// ANITA3_simple_trigger
module ANITA3_simple_trigger( clk250_i,
										rst_i,
										L1_i,
										trig_o,
										scal_o,
										scal_L1_o,
										disable_i,
										refpulse_i,
										mon_scal_o,
										ant_mask_i,
										phi_mask_i,
										phi_o,
										count_o
										);
For scale: ~4300 cells after synthesis, ~52000 um^2 of cells after synthesis.
export LEC_CHECK = 0
export CAP_MARGIN = 35
export CORE_MARGIN = 2
export CORE_UTILIZATION = 72
export CTS_CLUSTER_SIZE = 16
export MAX_ROUTING_LAYER = met5
export PLACE_DENSITY_LB_ADDON = 0.0
export SETUP_SLACK_MARGIN = 0.44
export SLEW_MARGIN = 10
create_clock -name core_clock -period 1.5 [get_ports {clk250_i}]
run.sh (not shown) runs the stock make flow with config.mk's settings and CLKGATE_MAP_FILE=.
The first run completed, yet does not pass: negative setup slack.
==> next run, changes <==
--- a/flow/config.mk
+++ b/flow/config.mk
@@ -7,9 +7,9 @@
 export LEC_CHECK = 0
-export CAP_MARGIN = 35
+export CAP_MARGIN = 0
 export CORE_MARGIN = 2
 export CORE_UTILIZATION = 72
-export CTS_CLUSTER_SIZE = 16
-export MAX_ROUTING_LAYER = met5
+export CTS_CLUSTER_DIAMETER = 395
+export CTS_CLUSTER_SIZE = 31
 export PLACE_DENSITY_LB_ADDON = 0.0
-export SETUP_SLACK_MARGIN = 0.44
-export SLEW_MARGIN = 10
+export SETUP_SLACK_MARGIN = 0.17
+export SLEW_MARGIN = 20
==> flow/constraint.sdc (replaced) <==
create_clock -name core_clock -period 1.49 [get_ports {clk250_i}]
set_input_delay 0.2980 -clock core_clock [delete_from_list [all_inputs] [get_ports {clk250_i}]]
set_output_delay 0.2980 -clock core_clock [all_outputs]
set_load 0.01 [all_outputs]
=>
- The changed run went through all stages and came out clean
- setup slack gets better by 0.10 ns
- cell area shrinks by a little under a tenth
- core utilization shrinks by 7.5 points
- wire length shrinks by about a fifth
- cell count shrinks by a few percent
- total power shrinks by about a fifth
- sequential share of layout area grows by 5.4 points
- first-iteration DRC count grows by a few percent
- via count shrinks by a little under a tenth
- global-route usage shrinks by 4.3 points
==> next run, changes <==
--- a/flow/config.mk
+++ b/flow/config.mk
@@ -7,9 +7,7 @@
 export LEC_CHECK = 0
-export CAP_MARGIN = 0
+export CAP_MARGIN = 20
 export CORE_MARGIN = 2
 export CORE_UTILIZATION = 72
-export CTS_CLUSTER_DIAMETER = 395
 export CTS_CLUSTER_SIZE = 31
 export PLACE_DENSITY_LB_ADDON = 0.0
-export SETUP_SLACK_MARGIN = 0.17
 export SLEW_MARGIN = 20
==> flow/constraint.sdc (replaced) <==
create_clock -name core_clock -period 1.57 [get_ports {clk250_i}]
set_input_delay 0.3140 -clock core_clock [delete_from_list [all_inputs] [get_ports {clk250_i}]]
set_output_delay 0.3140 -clock core_clock [all_outputs]
set_load 0.01 [all_outputs]
Outcome: The new run went through all stages and came out clean. Routed wire length increases by 11%. Combinational power is about the same. Power increases by 22%. Core utilization increases by 4.5 points. Clock-buffer cell count increases by 153. Via count increases by 4.7%. Non-clock buffer count does not change. Synthesized area stays the same. Global-route usage increases by 2.6 points.
==> next run, changes <==
--- a/flow/config.mk
+++ b/flow/config.mk
@@ -12,2 +12,3 @@
 export PLACE_DENSITY_LB_ADDON = 0.0
+export SETUP_SLACK_MARGIN = 0.44
 export SLEW_MARGIN = 20
==> flow/constraint.sdc (replaced) <==
create_clock -name core_clock -period 1.49 [get_ports {clk250_i}]
set_input_delay 0.2980 -clock core_clock [delete_from_list [all_inputs] [get_ports {clk250_i}]]
set_output_delay 0.2980 -clock core_clock [all_outputs]
set_load 0.01 [all_outputs]
With this change the flow finished but failed the layout checks on negative setup slack.
Worst setup slack got worse by 0.086 ns.
Cell area grows by 4.1%.
Power rose by 5.1%.
Count of clock-buffer cells in the layout goes up by 19.
Global-route usage climbs by 2.3 points.
Non-clock buffer count increases by 115.
Critical path depth does not change.
Sequential share of layout area went down by 2.2 points.
Hold slack degrades by 0.079 ns.
Core utilization grows by 3.5 points.

---

Starting RTL as in the previous note.
==> flow/design.v (excerpt) <==
module ANITA3_simple_trigger( clk250_i,
										rst_i,
										L1_i,
										trig_o,
										scal_o,
										scal_L1_o,
										disable_i,
										refpulse_i,
										mon_scal_o,
										ant_mask_i,
										phi_mask_i,
										phi_o,
										count_o
										);
clock: 3.69 ns
lec_check: 0
cap_margin: 35
core_margin: 8
core_utilization: 70
cts_cluster_diameter: 340
cts_cluster_size: 24
max_routing_layer: met5
place_density: 0.6
slew_margin: 10
Then changed:
==> flow/config.mk (replaced) <==
export PLATFORM = sky130hd
export DESIGN_NAME = ANITA3_simple_trigger
export DESIGN_NICKNAME = ANITA3_simple_trigger
export VERILOG_FILES = /design/flow/design.v
export SDC_FILE = /design/flow/constraint.sdc
export NUM_CORES = 4
export LEC_CHECK = 0
export CAP_MARGIN = 20
export CORE_MARGIN = 2
export CORE_UTILIZATION = 70
export CTS_CLUSTER_SIZE = 14
export PLACE_DENSITY_LB_ADDON = 0.06
export SETUP_SLACK_MARGIN = 0.4
export SLEW_MARGIN = 20
==> flow/constraint.sdc (replaced) <==
create_clock -name core_clock -period 1.5 [get_ports {clk250_i}]
set_input_delay 0.3000 -clock core_clock [delete_from_list [all_inputs] [get_ports {clk250_i}]]
set_output_delay 0.3000 -clock core_clock [all_outputs]
set_load 0.01 [all_outputs]
The changed run produced a layout that fails on negative setup slack; synthesized cell count is unchanged; utilization is higher by 7.5 points; die area is lower by 8.1%; worst hold slack is worse by 330 ps; routed wire length is higher by 15%; design area is higher by 9.8%; clock-buffer cell count is higher by 165.
Then changed:
--- a/flow/config.mk
+++ b/flow/config.mk
@@ -10 +10,2 @@
-export CORE_UTILIZATION = 70
+export CORE_UTILIZATION = 72
+export CTS_CLUSTER_DIAMETER = 395
@@ -12,2 +13,2 @@
-export PLACE_DENSITY_LB_ADDON = 0.06
-export SETUP_SLACK_MARGIN = 0.4
+export PLACE_DENSITY_LB_ADDON = 0.05
+export SETUP_SLACK_MARGIN = 0.44
==> flow/constraint.sdc (replaced) <==
create_clock -name core_clock -period 1.52 [get_ports {clk250_i}]
set_input_delay 0.3040 -clock core_clock [delete_from_list [all_inputs] [get_ports {clk250_i}]]
set_output_delay 0.3040 -clock core_clock [all_outputs]
set_load 0.01 [all_outputs]
The new run passed the timing, design-rule and antenna checks.
Sequential power decreases slightly.
Via count increases slightly.
Clock-buffer cell count decreases by 101.
Non-clock buffer count increases by 34.
Setup slack gets better by 36 ps.

---

== trial 7 ==
ANITA3_simple_trigger again, from the RTL that the note above started with.
export LEC_CHECK = 0
export CAP_MARGIN = 20
export CORE_MARGIN = 2
export CORE_UTILIZATION = 40
export SLEW_MARGIN = 20
create_clock -name core_clock -period 2.68 [get_ports {clk250_i}]
Here is what was changed in the inputs of trial 44 compared with trial 7.
- CTS_CLUSTER_DIAMETER now 348, previously not set
- CORE_ASPECT_RATIO now 0.72, previously not set
- TNS_END_PERCENT now 45, previously not set
- the clock period (ns, I/O delays scaled along) now 4.0, was 2.68
Notes after the runs:
Trial 7 has a higher clock-buffer cell count than trial 44.
In the final reports, the cell area of trial 44 is smaller than that of trial 7.
When trial 44 is measured against trial 7, its overall power after layout turns out 0.020 W lower.
Trial 44 reports a lower clock network contribution to total cell area than trial 7 does.
[diff] remaining max-slew budget at the tightest pin, trial 44 relative to trial 7: regression
For routability-driven placement congestion ratio, dividing the value from trial 7 by the value from trial 44 gives 1.05.
Compared to trial 7, trial 44 has least setup slack across all paths after layout 1.11 ns higher.
There was hardly any difference in die area between trial 7 and trial 44.
Part of the cycle the worst path needs delta for trial 44 relative to trial 7: 25 points lower
Detailed-routing wirelength on met1, trial 44 vs trial 7: down by a few percent

---

ANITA3_simple_trigger again, from the RTL that the note above started with.
export LEC_CHECK = 0
export ABC_AREA = 1
export CAP_MARGIN = 0
export CORE_ASPECT_RATIO = 1.41
export CORE_MARGIN = 2
export CORE_UTILIZATION = 72
export CTS_CLUSTER_DIAMETER = 400
export CTS_CLUSTER_SIZE = 11
export PLACE_DENSITY = 0.42
export SETUP_SLACK_MARGIN = -0.09
export SLEW_MARGIN = 20
export TNS_END_PERCENT = 20
create_clock -name core_clock -period 1.49 [get_ports {clk250_i}]
The starting point reached the layout checks and failed them: negative setup slack.
==> next run, changes <==
- CAP_MARGIN: 0 -> 20
- CORE_ASPECT_RATIO: 1.41 -> default
- CTS_CLUSTER_DIAMETER: 400 -> 345
- CTS_CLUSTER_SIZE: 11 -> 14
- PLACE_DENSITY: 0.42 -> default
- PLACE_DENSITY_LB_ADDON: default -> 0.08
- SETUP_SLACK_MARGIN: -0.09 -> 0.31
- TNS_END_PERCENT: 20 -> default
- clock period: 1.49 -> 1.69 ns (I/O delays scaled with it)
The new run completed with no timing, DRC or antenna violations.
Synthesized area does not change.
Setup slack improves by 200 ps.
Global-route usage falls by 0.79 points.
==> next run, changes <==
- ABC_AREA: 1 -> default
- CORE_UTILIZATION: 72 -> 46
- CTS_CLUSTER_DIAMETER: 345 -> default
- CTS_CLUSTER_SIZE: 14 -> default
- PLACE_DENSITY_LB_ADDON: 0.08 -> default
- SETUP_SLACK_MARGIN: 0.31 -> default
- clock period: 1.69 -> 2.68 ns (I/O delays scaled with it)
- clock-buffer cell count rises by 109
- area after synthesis falls by 3.5%
- combinational power falls by 45%
- total power falls by 30%
- clock skew falls by 3.9 ps
- setup slack is better by 200 ps
- register-to-register slack is better by 670 ps
- routed wire length falls by 7.1%
- die area rises by 50%
==> next run, changes <==
- ABC_AREA: default -> 1
- CORE_UTILIZATION: 46 -> 72
- CTS_CLUSTER_SIZE: default -> 10
- PLACE_DENSITY: default -> 0.37
- SETUP_SLACK_MARGIN: default -> 0.15
- clock period: 2.68 -> 1.9 ns (I/O delays scaled with it)
What happened: Wire length goes up by 6.7%. Total power rose by 38%. Critical path depth is unchanged. Core utilization is higher by 28 points. Sequential power goes up by 41%. Via count rises by 22%.

---

ANITA3_simple_trigger again, from the RTL that the note above started with.
clock: 1.9 ns
lec_check: 0
abc_area: 1
cap_margin: 20
core_margin: 2
core_utilization: 72
cts_cluster_diameter: 400
cts_cluster_size: 10
place_density_lb_addon: 0.08
setup_slack_margin: 0.57
slew_margin: 20
The first run produced a clean layout.
==> next run, changes <==
CTS_CLUSTER_DIAMETER = 345   (was 400)
CTS_CLUSTER_SIZE = 14   (was 10)
PLACE_DENSITY = 0.37   (was unset)
PLACE_DENSITY_LB_ADDON = unset   (was 0.08)
SETUP_SLACK_MARGIN = unset   (was 0.57)
TNS_END_PERCENT = 70   (was unset)
clock period = 1.69 ns   (was 1.9 ns; I/O delays follow)
Total power grows by 2.9%.
Routed wire length shrinks by about 8%.
Worst setup slack is worse by 0.25 ns.
Flip-flop count stays the same.
Die area stays the same.
==> next run, changes <==
CTS_CLUSTER_DIAMETER = unset   (was 345)
CTS_CLUSTER_SIZE = 10   (was 14)
PLACE_DENSITY = unset   (was 0.37)
SETUP_SLACK_MARGIN = 0.15   (was unset)
TNS_END_PERCENT = unset   (was 70)
clock period = 1.9 ns   (was 1.69 ns; I/O delays follow)
Outcome: Global-route usage rose by 0.98 points. Cell area rose by 2.3%. Area after synthesis is unchanged. Hold slack got worse by 0.0086 ns.
==> next run, changes <==
ABC_AREA = unset   (was 1)
CORE_UTILIZATION = 40   (was 72)
CTS_CLUSTER_SIZE = unset   (was 10)
SETUP_SLACK_MARGIN = 0.52   (was 0.15)
clock period = 2.68 ns   (was 1.9 ns; I/O delays follow)
After rerunning: The changed run finished clean; hold slack gets worse by 0.044 ns; core utilization falls by 35 points; worst setup slack gets better by 0.45 ns; wire length falls by a few percent; via count falls by about a fifth; final cell count falls by roughly a tenth; die size rises by well over a third; cell area rises slightly; sequential power falls by a quarter to a third; total power falls by a quarter to a third; critical path depth does not change.

---

Starting RTL as in the previous note.
Settings: LEC_CHECK=0, CAP_MARGIN=20, CORE_ASPECT_RATIO=0.72, CORE_MARGIN=3, CORE_UTILIZATION=40, CTS_CLUSTER_DIAMETER=348, GPL_ROUTABILITY_DRIVEN=0, MAX_ROUTING_LAYER=met4, SLEW_MARGIN=20, TNS_END_PERCENT=45; clock period 4.0 ns.
Edit:
CELL_PAD_IN_SITES_GLOBAL_PLACEMENT = 3   (was unset)
CORE_ASPECT_RATIO = unset   (was 0.72)
CORE_MARGIN = 7   (was 3)
CORE_UTILIZATION = 31   (was 40)
CTS_CLUSTER_DIAMETER = unset   (was 348)
MAX_ROUTING_LAYER = unset   (was met4)
TNS_END_PERCENT = unset   (was 45)
Worst setup slack is worse by 50 ps. Routed wire length rises by 12%. Register-to-register slack is worse by 130 ps. Cell area rises by 2.7%. Worst hold slack is worse by 5.8 ps. First-iteration DRC count falls by about 12%. Final cell count rises by 8.8%. Clock power rises by 13%. Synthesized area does not change.
Edit:
CAP_MARGIN = 40   (was 20)
CELL_PAD_IN_SITES_GLOBAL_PLACEMENT = unset   (was 3)
CORE_ASPECT_RATIO = 0.72   (was unset)
CORE_MARGIN = 3   (was 7)
CORE_UTILIZATION = 70   (was 31)
CTS_CLUSTER_DIAMETER = 348   (was unset)
GPL_TIMING_DRIVEN = 0   (was unset)
MAX_ROUTING_LAYER = met4   (was unset)
MIN_ROUTING_LAYER = met2   (was unset)
TNS_END_PERCENT = 60   (was unset)
What happened: Via count came out higher by 46%; die area came out lower by about 60%; design area came out lower by 2.4%; hold slack gets better by 4.2 ps.

---

Setup of build 62:
ANITA3_simple_trigger again, from the RTL that the note above started with.
clock: 2.12 ns
lec_check: 0
abc_area: 1
cap_margin: 20
cell_pad_in_sites_global_placement: 2
core_margin: 3
core_utilization: 67
cts_cluster_size: 46
gpl_routability_driven: 1
min_routing_layer: met2
place_density_lb_addon: 0.14
slew_margin: 20
Build 62: FLW-0024 in global placement without I/O -> run aborted
Relative to build 62, the following input files were edited for build 44:
Settings: changing CORE_UTILIZATION from 67 to 72; removing PLACE_DENSITY_LB_ADDON (formerly 0.14); removing CELL_PAD_IN_SITES_GLOBAL_PLACEMENT (formerly 2); removing GPL_ROUTABILITY_DRIVEN (formerly 1); changing CORE_MARGIN from 3 to 2; removing MIN_ROUTING_LAYER (formerly met2); setting PLACE_DENSITY to 0.36 for the first time; changing CTS_CLUSTER_SIZE from 46 to 10; setting SETUP_SLACK_MARGIN to 0.28 for the first time; changing the clock period (ns, I/O delays scaled along) from 2.12 to 1.9.
- Build 44 completed end to end with timing, DRC and antenna clean.
- Comparing build 62 against build 44, there is no change at all in floorplan net count.
- Build 62 → build 44: full die area shows a reduction of 6900 um2; width of the chip shows a reduction of about 4%.
### build 44 -> build 37
Settings: CTS_CLUSTER_SIZE removed (was 10); SETUP_SLACK_MARGIN removed (was 0.28); CORE_UTILIZATION changed from 72 to 40; ABC_AREA removed (was 1); PLACE_DENSITY removed (was 0.36); the clock period (ns, I/O delays scaled along) changed from 1.9 to 4.0.
Results
Any difference in fraction of power spent switching nets between build 37 and build 44 is small enough to ignore. Compared with build 44, in build 37 detailed-routing iteration count for the pre-antenna-repair pass saw a decrease; relative max-transition margin saw a decrease; final non-filler cell total saw a decrease; total power saw a decrease. Build 37: PASS, flow complete, no timing, DRC or antenna violations. Build 37 vs build 44: share of total power in the clock network up. The final reports for build 37 and build 44 show clock-buffer cell count higher in the former. Net count entering floorplan in build 37 is 1559 below build 44. Compared with build 44, build 37 shows a higher number of antenna violations at the first check in global routing. | layout-stage area growth over the synthesis result | build 37 vs build 44 | 3.4 points higher |.

---

ANITA3_simple_trigger again, from the RTL that the note above started with.
Design ANITA3_simple_trigger, start of the top module:
module ANITA3_simple_trigger( clk250_i,
										rst_i,
										L1_i,
										trig_o,
										scal_o,
										scal_L1_o,
										disable_i,
										refpulse_i,
										mon_scal_o,
										ant_mask_i,
										phi_mask_i,
										phi_o,
										count_o
										);
export LEC_CHECK = 0
export CAP_MARGIN = 20
export CORE_ASPECT_RATIO = 1.21
export CORE_MARGIN = 3
export CORE_UTILIZATION = 72
export CTS_CLUSTER_DIAMETER = 348
export GPL_ROUTABILITY_DRIVEN = 0
export GPL_TIMING_DRIVEN = 0
export MAX_ROUTING_LAYER = met4
export MIN_ROUTING_LAYER = met2
export SLEW_MARGIN = 20
export TNS_END_PERCENT = 60
create_clock -name core_clock -period 4.0 [get_ports {clk250_i}]
The baseline ran to the end with violations: DRC.
Change:
ABC_AREA = 0   (was unset)
CELL_PAD_IN_SITES_GLOBAL_PLACEMENT = 3   (was unset)
CORE_ASPECT_RATIO = 1.18   (was 1.21)
CORE_MARGIN = 7   (was 3)
CORE_UTILIZATION = 68   (was 72)
CTS_CLUSTER_DIAMETER = unset   (was 348)
CTS_CLUSTER_SIZE = 42   (was unset)
MAX_ROUTING_LAYER = unset   (was met4)
SLEW_MARGIN = 5   (was 20)
TNS_END_PERCENT = 95   (was 60)
After rerunning:
- The changed run stopped in global placement without I/O (3_1_place_gp_skip_io)
- area after synthesis is unchanged
- die area is higher by 12%
- synthesized cell count is unchanged
Change:
CORE_ASPECT_RATIO = unset   (was 1.18)
CORE_UTILIZATION = 31   (was 68)
GPL_ROUTABILITY_DRIVEN = 1   (was 0)
GPL_TIMING_DRIVEN = unset   (was 0)
MIN_ROUTING_LAYER = unset   (was met2)
Effect: With this change the flow produced a clean layout; area after synthesis does not change; die size goes up by about 110%; synthesized cell count does not change.
Change:
ABC_AREA = unset   (was 0)
CELL_PAD_IN_SITES_GLOBAL_PLACEMENT = unset   (was 3)
CORE_ASPECT_RATIO = 0.72   (was unset)
CORE_MARGIN = 3   (was 7)
CORE_UTILIZATION = 70   (was 31)
CTS_CLUSTER_DIAMETER = 348   (was unset)
CTS_CLUSTER_SIZE = unset   (was 42)
GPL_TIMING_DRIVEN = 0   (was unset)
MAX_ROUTING_LAYER = met4   (was unset)
MIN_ROUTING_LAYER = met2   (was unset)
SLEW_MARGIN = 20   (was 5)
TNS_END_PERCENT = 60   (was 95)
Power fell by a little under a tenth.
Critical path depth does not change.
Wire length climbs by roughly a tenth.
Register-to-register slack is better by 150 ps.
Design area shrinks by a few percent.
Combinational power grows by a quarter to a third.
Fmax grows by a few percent.
Die size went down by well over a third.
Non-clock buffer count goes up by 275.
Via count increases by well over a third.
Worst hold slack improves by 5.9 ps.
No activity file was given, so power comes from the tool's default toggle rates.
